try-delta:
Design convolution, start of the top module:
module convolution(clk, reset, start, x, y, z, done, mem_rd_adr, mem_rd_data, out_we, out_adr, out_data);
Size: roughly 4600 cells after synthesis, ~210 I/O pins, roughly 76000 um2 of cells after synthesis.
clock: 9.0 ns
lec_check: 0
cap_margin: 20
core_margin: 2
core_utilization: 40
gpl_timing_driven: 0
max_routing_layer: met4
min_routing_layer: met2
setup_slack_margin: 0.34
slew_margin: 20
tns_end_percent: 15
run.sh (not shown) runs the stock make flow with config.mk's settings and CLKGATE_MAP_FILE=.
try-delta: flow completed, timing, DRC and antenna clean
Setup changes, try-delta to try-xenon
Settings: an added CORE_ASPECT_RATIO of 1.74; a change of MIN_ROUTING_LAYER from met2 to met1; a change of TNS_END_PERCENT from 15 to 5; an added GPL_ROUTABILITY_DRIVEN of 1; an added CELL_PAD_IN_SITES_GLOBAL_PLACEMENT of 3; a change of CORE_UTILIZATION from 40 to 17; a change of CORE_MARGIN from 2 to 5; a change of SLEW_MARGIN from 20 to 35; a change of MAX_ROUTING_LAYER from met4 to met5; an added CTS_CLUSTER_SIZE of 68; a change of the clock period (ns, I/O delays scaled along) from 9.0 to 12.4.
### Flow results
Per the comparison of try-xenon with try-delta, number of antenna violations at the first check in global routing rose 49; ratio of final minimum period to clock period fell 5.9 points. try-xenon reports its highest-utilization routing layer at the global route stage as met2 while try-delta reports met3. Of try-xenon and try-delta, the run reporting the higher non-clock buffer count was try-xenon. Re fraction of the yosys area taken by sequential cells: no difference whatsoever between try-xenon and try-delta. Comparing try-delta with try-xenon, the portion of total power attributed to combinational logic came out essentially unchanged. Cell count: try-xenon higher than try-delta.
Setup changes, try-xenon to try-violet
Settings: removing CTS_CLUSTER_SIZE (formerly 68); removing MIN_ROUTING_LAYER (formerly met1); removing SETUP_SLACK_MARGIN (formerly 0.34); removing CELL_PAD_IN_SITES_GLOBAL_PLACEMENT (formerly 3); removing CORE_ASPECT_RATIO (formerly 1.74); removing GPL_ROUTABILITY_DRIVEN (formerly 1); changing CORE_MARGIN from 5 to 2; removing MAX_ROUTING_LAYER (formerly met5); removing GPL_TIMING_DRIVEN (formerly 0); removing TNS_END_PERCENT (formerly 5); changing SLEW_MARGIN from 35 to 20; changing CORE_UTILIZATION from 17 to 46; changing the clock period (ns, I/O delays scaled along) from 12.4 to 7.61.
Notes after the runs:
- dp.gen_filters[3].pe.mac1.acc.out[8] as the timing endpoint of the critical path was reported by try-xenon, and dp.gen_filters[3].pe.mac1.acc.out[11] by try-violet.
- try-violet: flow completed, timing, DRC and antenna clean
- try-xenon: full flow OK, the timing, design-rule and antenna checks passed
- Of the two values seen for highest routed metal layer, met4 was produced by try-violet and met5 by try-xenon.
- Looking at try-xenon and try-violet, the footprint of the multi-input gates is a wash.
- [compare] base=try-xenon new=try-violet: detailed-route wire length per cell dropped about 3%, global-route usage has increased, wire length on met1 has decreased.
- try-violet -> try-xenon: minimum hold slack flat
Changes in try-tundra relative to try-violet:
Settings: putting CTS_CLUSTER_DIAMETER at 332 where nothing was set; putting PLACE_DENSITY_LB_ADDON at 0.0 where nothing was set; putting GPL_TIMING_DRIVEN at 1 where nothing was set; putting MAX_ROUTING_LAYER at met4 where nothing was set; swapping 46 for 72 in CORE_UTILIZATION; putting CTS_CLUSTER_SIZE at 15 where nothing was set; putting MIN_ROUTING_LAYER at met1 where nothing was set; putting SETUP_SLACK_MARGIN at 0.55 where nothing was set; swapping 7.61 for 6.58 in the clock period (ns, I/O delays scaled along).
## What came out
- For the utilization, try-tundra came in 30 points higher than try-violet did.
- Global routing usage summed across all routing layers is lower on try-violet
- Core outline area (try-tundra over try-violet): decrease, 36%
- Detailed-routing wirelength on met1 was higher in the run labelled try-violet.
- Looking at fraction of area in non-clock buffers, try-tundra sits 2.6 points above try-violet.
- Final-stage net count of try-tundra exceeds that of try-violet by a few percent.
- Starting density of the core up 26 points in try-tundra wrt try-violet
- When the final numbers for try-tundra and try-violet were put side by side, the vertical extent of the die turned out to be smaller in try-tundra.
- Across both runs, fmax was lower for try-tundra than for try-violet.
- try-tundra finished all stages; however, its layout fails the closing checks, the failures being negative setup slack.
Power is estimated from default activity; no workload was simulated.
